== rev 12 ==
==> flow/design.v (excerpt) <==
module top(
    input rst, clk,
    input [11:0] ar, ai, br, bi,
    output [23:0] Pi, Pr
);
    wire PP1_CE, PP2_CE, a_sel, b_sel, add, PI_CE, PR_CE;
    control_unit uut1(
        .clk(clk),
        .rst(rst),
        .a_sel(a_sel),
        .b_sel(b_sel),
        .PP1_CE(PP1_CE),
        .PP2_CE(PP2_CE),
        .add(add),
        .PR_CE(PR_CE),
        .PI_CE(PI_CE)
    );
    datapath uut2(
        .clk(clk),
        .rst(rst),
        .a_sel(a_sel),
        .b_sel(b_sel),
        .PP1_CE(PP1_CE),
        .PP2_CE(PP2_CE),
        .add(add),
        .PR_CE(PR_CE),
        .PI_CE(PI_CE),
        .ar(ar),
        .ai(ai),
        .br(br),
        .bi(bi),
        .Pr(Pr),
        .Pi(Pi)
    );
endmodule
export LEC_CHECK = 0
export ABC_AREA = 1
export CAP_MARGIN = 20
export CELL_PAD_IN_SITES_GLOBAL_PLACEMENT = 3
export CORE_MARGIN = 2
export CORE_UTILIZATION = 17
export CTS_CLUSTER_DIAMETER = 233
export CTS_CLUSTER_SIZE = 91
export PLACE_DENSITY_LB_ADDON = 0.05
export SETUP_SLACK_MARGIN = -0.19
export SLEW_MARGIN = 20
export TNS_END_PERCENT = 55
create_clock -name core_clock -period 5.28 [get_ports {clk}]
run.sh (not shown) runs the stock make flow with config.mk's settings and CLKGATE_MAP_FILE=.
Rev 12 finished every stage; the final checks, however, were not passed, the failures being negative setup slack.
Inputs modified between rev 12 and rev 13:
diff --git a/flow/config.mk b/flow/config.mk
--- a/flow/config.mk
+++ b/flow/config.mk
@@ -9,9 +9,9 @@
 export CAP_MARGIN = 20
-export CELL_PAD_IN_SITES_GLOBAL_PLACEMENT = 3
+export CELL_PAD_IN_SITES_GLOBAL_PLACEMENT = 0
 export CORE_MARGIN = 2
-export CORE_UTILIZATION = 17
-export CTS_CLUSTER_DIAMETER = 233
-export CTS_CLUSTER_SIZE = 91
+export CORE_UTILIZATION = 54
+export CTS_CLUSTER_DIAMETER = 234
+export CTS_CLUSTER_SIZE = 95
 export PLACE_DENSITY_LB_ADDON = 0.05
-export SETUP_SLACK_MARGIN = -0.19
+export SETUP_SLACK_MARGIN = -0.31
 export SLEW_MARGIN = 20
Notes after the runs:
- Status rev 13: flow complete, layout not clean - negative setup slack
- Number of non-clock buffers in the layout of rev 13 falls short of that of rev 12 by more than 10%.
- Compare rev 13 and rev 12 | remaining max-slew budget at the tightest pin lower: rev 13
- NOTE final-report setup violation count rev 12->rev 13 increased by more than a quarter
- Post-route worst setup slack in rev 13 is 85 ps lower than in rev 12
- Max freq rev 12 -> rev 13: degraded
- Compare rev 13 and rev 12 | total number of cells along the worst setup path higher: rev 13
- Rev 13 ends up with lower first-pass GRT wire length than rev 12 does.

* * *

Starting RTL as in the previous note.
clock: 2.24 ns
lec_check: 0
abc_area: 1
cap_margin: 20
cell_pad_in_sites_global_placement: 0
core_aspect_ratio: 0.89
core_margin: 2
core_utilization: 72
cts_cluster_diameter: 324
cts_cluster_size: 15
place_density_lb_addon: 0.02
setup_slack_margin: 0.33
slew_margin: 20
tns_end_percent: 55
The first run aborted during clock tree synthesis.
Edit:
ABC_AREA = not set   (was 1)
CELL_PAD_IN_SITES_GLOBAL_PLACEMENT = not set   (was 0)
CORE_ASPECT_RATIO = not set   (was 0.89)
CORE_UTILIZATION = 66   (was 72)
CTS_CLUSTER_DIAMETER = not set   (was 324)
CTS_CLUSTER_SIZE = not set   (was 15)
PLACE_DENSITY_LB_ADDON = not set   (was 0.02)
SETUP_SLACK_MARGIN = not set   (was 0.33)
TNS_END_PERCENT = not set   (was 55)
clock period = 5.48 ns   (was 2.24 ns; I/O delays follow)
What happened: The changed run completed, yet does not pass: negative setup slack; synthesized cell count came out lower by 23%; die size came out higher by about 2.3%; area after synthesis came out lower by 6.1%.
Edit:
CORE_MARGIN = 4   (was 2)
CORE_UTILIZATION = 40   (was 66)
clock period = 9.76 ns   (was 5.48 ns; I/O delays follow)
The changed run completed with no timing, DRC or antenna violations.
Wire length drops by about 36%.
Global-route usage decreases by 19 points.
Design area shrinks by 16%.
Register-to-register slack gains 3900 ps.
Worst setup slack gains 3000 ps.
Utilization goes down by 46 points.
Via count falls by about 26%.

* * *

top again, from the RTL that the note above started with.
Settings: LEC_CHECK=0, ABC_AREA=1, CAP_MARGIN=40, CORE_MARGIN=2, CORE_UTILIZATION=72, CTS_CLUSTER_DIAMETER=391, CTS_CLUSTER_SIZE=95, SLEW_MARGIN=20; clock period 2.19 ns.
The starting point did not get past clock tree synthesis (4_1_cts) on DPL-0038.
==> next run, changes <==
--- a/flow/config.mk
+++ b/flow/config.mk
@@ -7,8 +7,7 @@
 export LEC_CHECK = 0
 export ABC_AREA = 1
-export CAP_MARGIN = 40
+export CAP_MARGIN = 20
 export CORE_MARGIN = 2
-export CORE_UTILIZATION = 72
-export CTS_CLUSTER_DIAMETER = 391
-export CTS_CLUSTER_SIZE = 95
+export CORE_UTILIZATION = 61
+export CTS_CLUSTER_SIZE = 96
 export SLEW_MARGIN = 20
==> flow/constraint.sdc (replaced) <==
create_clock -name core_clock -period 3.86 [get_ports {clk}]
set_input_delay 0.7720 -clock core_clock [delete_from_list [all_inputs] [get_ports {clk}]]
set_output_delay 0.7720 -clock core_clock [all_outputs]
set_load 0.01 [all_outputs]
Effect:
- The new run completed and failed the layout checks on negative setup slack
- die area increases by 17%
- synthesized cell count is unchanged
- area after synthesis does not change
==> next run, changes <==
--- a/flow/config.mk
+++ b/flow/config.mk
@@ -6,8 +6,7 @@
 export NUM_CORES = 4
 export LEC_CHECK = 0
-export ABC_AREA = 1
 export CAP_MARGIN = 20
 export CORE_MARGIN = 2
-export CORE_UTILIZATION = 61
-export CTS_CLUSTER_SIZE = 96
+export CORE_UTILIZATION = 72
+export CTS_CLUSTER_DIAMETER = 391
 export SLEW_MARGIN = 20
==> flow/constraint.sdc (replaced) <==
create_clock -name core_clock -period 2.19 [get_ports {clk}]
set_input_delay 0.4380 -clock core_clock [delete_from_list [all_inputs] [get_ports {clk}]]
set_output_delay 0.4380 -clock core_clock [all_outputs]
set_load 0.01 [all_outputs]
Outcome: Now the flow failed in clock tree synthesis (4_1_cts) (DPL-0038). Die area drops by 20%. Synthesized cell count drops by 23%. Synthesized area drops by 6.1%.
==> next run, changes <==
--- a/flow/config.mk
+++ b/flow/config.mk
@@ -8,5 +8,4 @@
 export CAP_MARGIN = 20
 export CORE_MARGIN = 2
-export CORE_UTILIZATION = 72
-export CTS_CLUSTER_DIAMETER = 391
+export CORE_UTILIZATION = 40
 export SLEW_MARGIN = 20
==> flow/constraint.sdc (replaced) <==
create_clock -name core_clock -period 6.62 [get_ports {clk}]
set_input_delay 1.3240 -clock core_clock [delete_from_list [all_inputs] [get_ports {clk}]]
set_output_delay 1.3240 -clock core_clock [all_outputs]
set_load 0.01 [all_outputs]
- The new run passed the timing, design-rule and antenna checks
- die size is higher by well over a third
- synthesized cell count is unchanged
- area after synthesis stays the same
==> next run, changes <==
--- a/flow/config.mk
+++ b/flow/config.mk
@@ -6,6 +6,9 @@
 export NUM_CORES = 4
 export LEC_CHECK = 0
+export ABC_AREA = 0
 export CAP_MARGIN = 20
 export CORE_MARGIN = 2
-export CORE_UTILIZATION = 40
+export CORE_UTILIZATION = 64
+export PLACE_DENSITY = 0.43
 export SLEW_MARGIN = 20
+export TNS_END_PERCENT = 10
==> flow/constraint.sdc (replaced) <==
create_clock -name core_clock -period 3.68 [get_ports {clk}]
set_input_delay 0.7360 -clock core_clock [delete_from_list [all_inputs] [get_ports {clk}]]
set_output_delay 0.7360 -clock core_clock [all_outputs]
set_load 0.01 [all_outputs]
Result:
- This time the run reached the layout checks and failed them: negative setup slack
- wire length grows by about 55%
- setup slack is worse by 2.9 ns
- utilization rose by 43 points
- first-iteration DRC count increases to 2.9 times its value
==> next run, changes <==
==> flow/config.mk (replaced) <==
export PLATFORM = sky130hd
export DESIGN_NAME = top
export DESIGN_NICKNAME = top
export VERILOG_FILES = /design/flow/design.v
export SDC_FILE = /design/flow/constraint.sdc
export NUM_CORES = 4
export LEC_CHECK = 0
export CAP_MARGIN = 40
export CORE_MARGIN = 2
export CORE_UTILIZATION = 72
export SLEW_MARGIN = 20
==> flow/constraint.sdc (replaced) <==
create_clock -name core_clock -period 3.75 [get_ports {clk}]
set_input_delay 0.7500 -clock core_clock [delete_from_list [all_inputs] [get_ports {clk}]]
set_output_delay 0.7500 -clock core_clock [all_outputs]
set_load 0.01 [all_outputs]
After rerunning: The new run aborted during clock tree synthesis (4_1_cts) (DPL-0033). Area after synthesis stays the same. Synthesized cell count stays the same. Die size went down by 11%.

* * *

## build 83
Starting RTL as in the previous note.
Settings: LEC_CHECK=0, ABC_AREA=1, CAP_MARGIN=20, CELL_PAD_IN_SITES_GLOBAL_PLACEMENT=3, CORE_MARGIN=2, CORE_UTILIZATION=65, PLACE_DENSITY_LB_ADDON=0.02, SETUP_SLACK_MARGIN=0.58, SLEW_MARGIN=20, TNS_END_PERCENT=55; clock period 2.24 ns.
Status: build 83 FAILED at 3_1_place_gp_skip_io (tool error)
[inputs] build 6 vs build 83
# build 83
export LEC_CHECK = 0
export ABC_AREA = 1
export CAP_MARGIN = 20
export CELL_PAD_IN_SITES_GLOBAL_PLACEMENT = 3
export CORE_MARGIN = 2
export CORE_UTILIZATION = 65
export PLACE_DENSITY_LB_ADDON = 0.02
export SETUP_SLACK_MARGIN = 0.58
export SLEW_MARGIN = 20
export TNS_END_PERCENT = 55
create_clock -name core_clock -period 2.24 [get_ports {clk}]
# build 6
export LEC_CHECK = 0
export CAP_MARGIN = 20
export CORE_MARGIN = 2
export CORE_UTILIZATION = 50
export SLEW_MARGIN = 20
create_clock -name core_clock -period 6.62 [get_ports {clk}]
==> results <==
Status(build 83) = ERROR, stage = 3_1_place_gp_skip_io. Both conditions hold for build 6: the flow ran to the end and the final layout passed the timing, design-rule and antenna checks. Compared with build 83, in build 6 cell total in the yosys stat output decreased by 368 relative to the old numbers, synthesized-area fraction occupied by ao, oa, aoi and oai cells increased by 5.1 points relative to the old numbers, floorplan row count increased by 5 relative to the old numbers. Compared to build 83, build 6 has floorplan utilization 15 points lower. Against build 83 as the reference, build 6 delivers a higher post-synthesis share of cell area spent on full adders, half adders and majority gates. Total nets after synthesis of build 6 falls short of that of build 83 by more than 10%. Of build 83 and build 6, build 83 shows the higher synthesized area, with build 6 below it. Measured against build 83, the number of distinct standard cells referenced by the synthesized netlist of build 6 comes out at 1.4 times the reference value. [compare] base=build 83 new=build 6: Yosys chip area has decreased, standard cell core area increased 22%, die size grew by about 21%.
> inputs changed (build 6 -> build 17)
# build 6
export LEC_CHECK = 0
export CAP_MARGIN = 20
export CORE_MARGIN = 2
export CORE_UTILIZATION = 50
export SLEW_MARGIN = 20
create_clock -name core_clock -period 6.62 [get_ports {clk}]
# build 17
export LEC_CHECK = 0
export ABC_AREA = 0
export CAP_MARGIN = 20
export CORE_MARGIN = 2
export CORE_UTILIZATION = 64
export CTS_CLUSTER_SIZE = 96
export PLACE_DENSITY = 0.43
export SLEW_MARGIN = 20
create_clock -name core_clock -period 4.06 [get_ports {clk}]
### Flow results
- Count of instances resized after the clock tree is built, build 6 and build 17: lower on build 6
- Clock distribution area overhead in the final layout: build 17 vs build 6 up 0.25 points
- Total global-route track usage (build 17 over build 6): increase, 6.1 points
- Status for build 6 and build 17: clean finish in build 6 only
- Diff build 6 -> build 17: final area up about 8%, total of clock buffers placed in the layout up 2.
The following lists how build 76 was set up differently from build 17:
# build 17
export LEC_CHECK = 0
export ABC_AREA = 0
export CAP_MARGIN = 20
export CORE_MARGIN = 2
export CORE_UTILIZATION = 64
export CTS_CLUSTER_SIZE = 96
export PLACE_DENSITY = 0.43
export SLEW_MARGIN = 20
create_clock -name core_clock -period 4.06 [get_ports {clk}]
# build 76
export LEC_CHECK = 0
export CAP_MARGIN = 20
export CORE_MARGIN = 2
export CORE_UTILIZATION = 17
export SLEW_MARGIN = 20
create_clock -name core_clock -period 7.64 [get_ports {clk}]
Findings:
- Build 76 closes out successfully: all stages finished, all timing, DRC and antenna checks passed.
- Build 17 reports its path type of the worst setup path as flop to flop while build 76 reports primary input to flop.
- Per the comparison of build 76 with build 17, quantity of gates resized following cts moved down; critical path depth lower; post-route standard cell area excluding fillers fell by about 8%; filler cell count went up by 5928.
- Compared to build 17, build 76 has placeable core region about 300% higher.
- Of the two values seen for highest-utilization routing layer at the global route stage, met1 was produced by build 76 and met2 by build 17.
diff inputs: build 76 => build 35
# build 76
export LEC_CHECK = 0
export CAP_MARGIN = 20
export CORE_MARGIN = 2
export CORE_UTILIZATION = 17
export SLEW_MARGIN = 20
create_clock -name core_clock -period 7.64 [get_ports {clk}]
# build 35
export LEC_CHECK = 0
export ABC_AREA = 1
export CAP_MARGIN = 20
export CORE_MARGIN = 2
export CORE_UTILIZATION = 72
export CTS_CLUSTER_SIZE = 99
export PLACE_DENSITY = 0.43
export SLEW_MARGIN = 20
create_clock -name core_clock -period 5.52 [get_ports {clk}]
## What came out
- Build 35: it failed with a tool error in 5_1_grt, so there are no final results.
- Number of nets in the synthesized netlist up 25% in build 35 wrt build 76
- From build 76 to build 35 the numbers moved as follows: starting utilization of the core area grew by 57 points, mean instance size in the synthesized netlist fell 18%.
- Area of the die for build 35: 0.048 sq mm down relative to build 76
- Taking build 35 as 1.0, build 76 lands at 1.08 on number of cells after detailed placement.
- Build 76 -> build 35: register bit count reported by yosys delta 0, exact match
- Adder and majority cell fraction of the synthesized area: build 35 < build 76
- Synthesized cell count: build 35 > build 76
- Going from build 76 to build 35, post-detailed-placement half-perimeter wirelength grew by a little under 10%.
- On post-CTS setup buffer count: between build 76 and build 35, it ends up higher for build 35.
- Relative to build 76, the summed instance area of the synthesized netlist of build 35 is higher by 6.5%.

* * *

Starting RTL as in the previous note.
Design top, start of the top module:
module top(
    input rst, clk,
    input [11:0] ar, ai, br, bi,
    output [23:0] Pi, Pr
);
clock: 5.37 ns
lec_check: 0
abc_area: 1
cap_margin: 40
cell_pad_in_sites_detail_placement: 2
cell_pad_in_sites_global_placement: 2
core_margin: 2
core_utilization: 70
cts_cluster_diameter: 380
cts_cluster_size: 19
gpl_routability_driven: 1
gpl_timing_driven: 1
hold_slack_margin: 0.28
max_routing_layer: met4
place_density_lb_addon: 0.05
setup_slack_margin: 1.26
slew_margin: 20
tns_end_percent: 55
The starting point died in global placement without I/O.
Change:
- CAP_MARGIN: 40 -> 20
- CELL_PAD_IN_SITES_GLOBAL_PLACEMENT: 2 -> 0
- CORE_UTILIZATION: 70 -> 17
- CTS_CLUSTER_DIAMETER: 380 -> not set
- CTS_CLUSTER_SIZE: 19 -> not set
- GPL_ROUTABILITY_DRIVEN: 1 -> not set
- GPL_TIMING_DRIVEN: 1 -> 0
- HOLD_SLACK_MARGIN: 0.28 -> not set
- MAX_ROUTING_LAYER: met4 -> not set
- SETUP_SLACK_MARGIN: 1.26 -> not set
- clock period: 5.37 -> 5.28 ns (I/O delays scaled with it)
Result:
- The changed run finished but failed the layout checks on setup timing
- synthesized cell count does not change
- die size climbs to 4.0 times its value
- synthesized area does not change

* * *

The RTL this note starts from:
==> flow/design.v <==
module control_unit(
    input clk, rst,
    output reg a_sel, b_sel, PP1_CE, PP2_CE, add, PR_CE, PI_CE
);
    parameter S1 = 3'b001,
              S2 = 3'b010,
              S3 = 3'b011,
              S4 = 3'b100,
              S5 = 3'b101;
    reg [2:0] state, next;
    always @(posedge clk or posedge rst) begin
        if (rst)
            state <= S1;
        else
            state <= next;
    end
    always @(*) begin
        next = S1;
        PP1_CE = 0;
        PP2_CE = 0;
        add = 0;
        PR_CE = 0;
        PI_CE = 0;
        a_sel = 0;
        b_sel = 0;
        case (state) 
            S1: begin
					if(!rst)
                next = S2;
                PP1_CE = 1;
            end
            S2: begin
                next = S3;
                a_sel = 1;
                b_sel = 1;					 
                PP2_CE = 1;
            end
            S3: begin
                next = S4;
                b_sel = 1;
                PP1_CE = 1;					
                add = 1;
                PR_CE = 1;
            end
            S4: begin
                next = S5;
                a_sel = 1;
                PP2_CE = 1;
            end
            S5: begin
                next = S1;
                PI_CE = 1;
            end
        endcase
    end
endmodule
module datapath(
    input clk, rst,
    input a_sel, b_sel, PP1_CE, PP2_CE, add, PR_CE, PI_CE,
    input [11:0] ar, ai, br, bi,
    output reg [23:0] Pr, Pi
);
    wire [11:0] a_mux, b_mux;
    reg [23:0] PP1, PP2, PPs;
    wire [23:0] pro;
    assign a_mux = a_sel ? ai : ar;
    assign b_mux = b_sel ? bi : br;
    assign pro = a_mux * b_mux;  
    always @(posedge clk or posedge rst) begin
        if (rst) begin
            PP1 <= 0;
            PP2 <= 0;
        end else begin
            if (PP1_CE) 
                PP1 <= pro;
            if (PP2_CE) 
                PP2 <= pro;
        end
    end
    always @(*) begin
        if (!add)
            PPs = PP1 + PP2;
        else
            PPs = PP1 - PP2;
    end
    always @(posedge clk or posedge rst) begin
        if (rst) begin
            Pr <= 0;
            Pi <= 0;
        end else begin
            if (PR_CE) 
                Pr <= PPs;
            if (PI_CE) 
                Pi <= PPs;
        end
    end
endmodule
module top(
    input rst, clk,
    input [11:0] ar, ai, br, bi,
    output [23:0] Pi, Pr
);
    wire PP1_CE, PP2_CE, a_sel, b_sel, add, PI_CE, PR_CE;
    control_unit uut1(
        .clk(clk),
        .rst(rst),
        .a_sel(a_sel),
        .b_sel(b_sel),
        .PP1_CE(PP1_CE),
        .PP2_CE(PP2_CE),
        .add(add),
        .PR_CE(PR_CE),
        .PI_CE(PI_CE)
    );
    datapath uut2(
        .clk(clk),
        .rst(rst),
        .a_sel(a_sel),
        .b_sel(b_sel),
        .PP1_CE(PP1_CE),
        .PP2_CE(PP2_CE),
        .add(add),
        .PR_CE(PR_CE),
        .PI_CE(PI_CE),
        .ar(ar),
        .ai(ai),
        .br(br),
        .bi(bi),
        .Pr(Pr),
        .Pi(Pi)
    );
endmodule
export LEC_CHECK = 0
export ABC_AREA = 1
export CAP_MARGIN = 20
export CORE_ASPECT_RATIO = 0.89
export CORE_MARGIN = 5
export CORE_UTILIZATION = 31
export CTS_CLUSTER_SIZE = 39
export GPL_ROUTABILITY_DRIVEN = 0
export GPL_TIMING_DRIVEN = 0
export MAX_ROUTING_LAYER = met5
export MIN_ROUTING_LAYER = met2
export SETUP_SLACK_MARGIN = 2.01
export SLEW_MARGIN = 10
export TNS_END_PERCENT = 50
create_clock -name core_clock -period 7.0 [get_ports {clk}]
The first run reached the layout checks and failed them: DRC.
Rerun with:
==> flow/config.mk (replaced) <==
export PLATFORM = sky130hd
export DESIGN_NAME = top
export DESIGN_NICKNAME = top
export VERILOG_FILES = /design/flow/design.v
export SDC_FILE = /design/flow/constraint.sdc
export NUM_CORES = 4
export LEC_CHECK = 0
export CAP_MARGIN = 20
export CORE_MARGIN = 2
export CORE_UTILIZATION = 63
export CTS_CLUSTER_DIAMETER = 270
export CTS_CLUSTER_SIZE = 98
export SLEW_MARGIN = 20
What happened: This time the run ran to the end with no violations; wire length came out lower by about a fifth; clock-buffer cell count is higher by 2; first-iteration DRC count came out lower by well over a third; cell area goes down by about a fifth; utilization rises by 33 points; worst setup slack got worse by 0.96 ns; synthesized cell count drops by a quarter to a third; cell count drops by a quarter to a third.
Rerun with:
--- a/flow/config.mk
+++ b/flow/config.mk
@@ -9,5 +9,5 @@
 export CORE_MARGIN = 2
-export CORE_UTILIZATION = 63
-export CTS_CLUSTER_DIAMETER = 270
-export CTS_CLUSTER_SIZE = 98
+export CORE_UTILIZATION = 58
+export CTS_CLUSTER_DIAMETER = 361
+export CTS_CLUSTER_SIZE = 21
 export SLEW_MARGIN = 20
Maximum frequency fell by 2.4%.
Via count fell by 0.96%.
Sequential share of layout area fell by 0.16 points.
Rerun with:
--- a/flow/config.mk
+++ b/flow/config.mk
@@ -8,6 +8,7 @@
 export CAP_MARGIN = 20
-export CORE_MARGIN = 2
-export CORE_UTILIZATION = 58
-export CTS_CLUSTER_DIAMETER = 361
-export CTS_CLUSTER_SIZE = 21
+export CORE_MARGIN = 5
+export CORE_UTILIZATION = 31
+export CTS_CLUSTER_SIZE = 39
+export MAX_ROUTING_LAYER = met4
 export SLEW_MARGIN = 20
+export TNS_END_PERCENT = 50
Effect:
- The changed run ran to the end with no violations
- utilization came out lower by 32 points
- die size goes up by 96%
- non-clock buffer count came out lower by 6
- register-to-register slack is worse by 0.07 ns
- critical path depth is unchanged
- via count fell by 2.6%
Rerun with:
--- a/flow/config.mk
+++ b/flow/config.mk
@@ -8,7 +8,9 @@
 export CAP_MARGIN = 20
-export CORE_MARGIN = 5
-export CORE_UTILIZATION = 31
-export CTS_CLUSTER_SIZE = 39
-export MAX_ROUTING_LAYER = met4
+export CORE_MARGIN = 2
+export CORE_UTILIZATION = 63
+export CTS_CLUSTER_DIAMETER = 270
+export CTS_CLUSTER_SIZE = 98
+export PLACE_DENSITY = 0.87
+export SETUP_SLACK_MARGIN = -0.7
 export SLEW_MARGIN = 20
-export TNS_END_PERCENT = 50
+export TNS_END_PERCENT = 15
Result: First-iteration DRC count climbs by about 60%; synthesized cell count stays the same; design area drops by 2.8%.
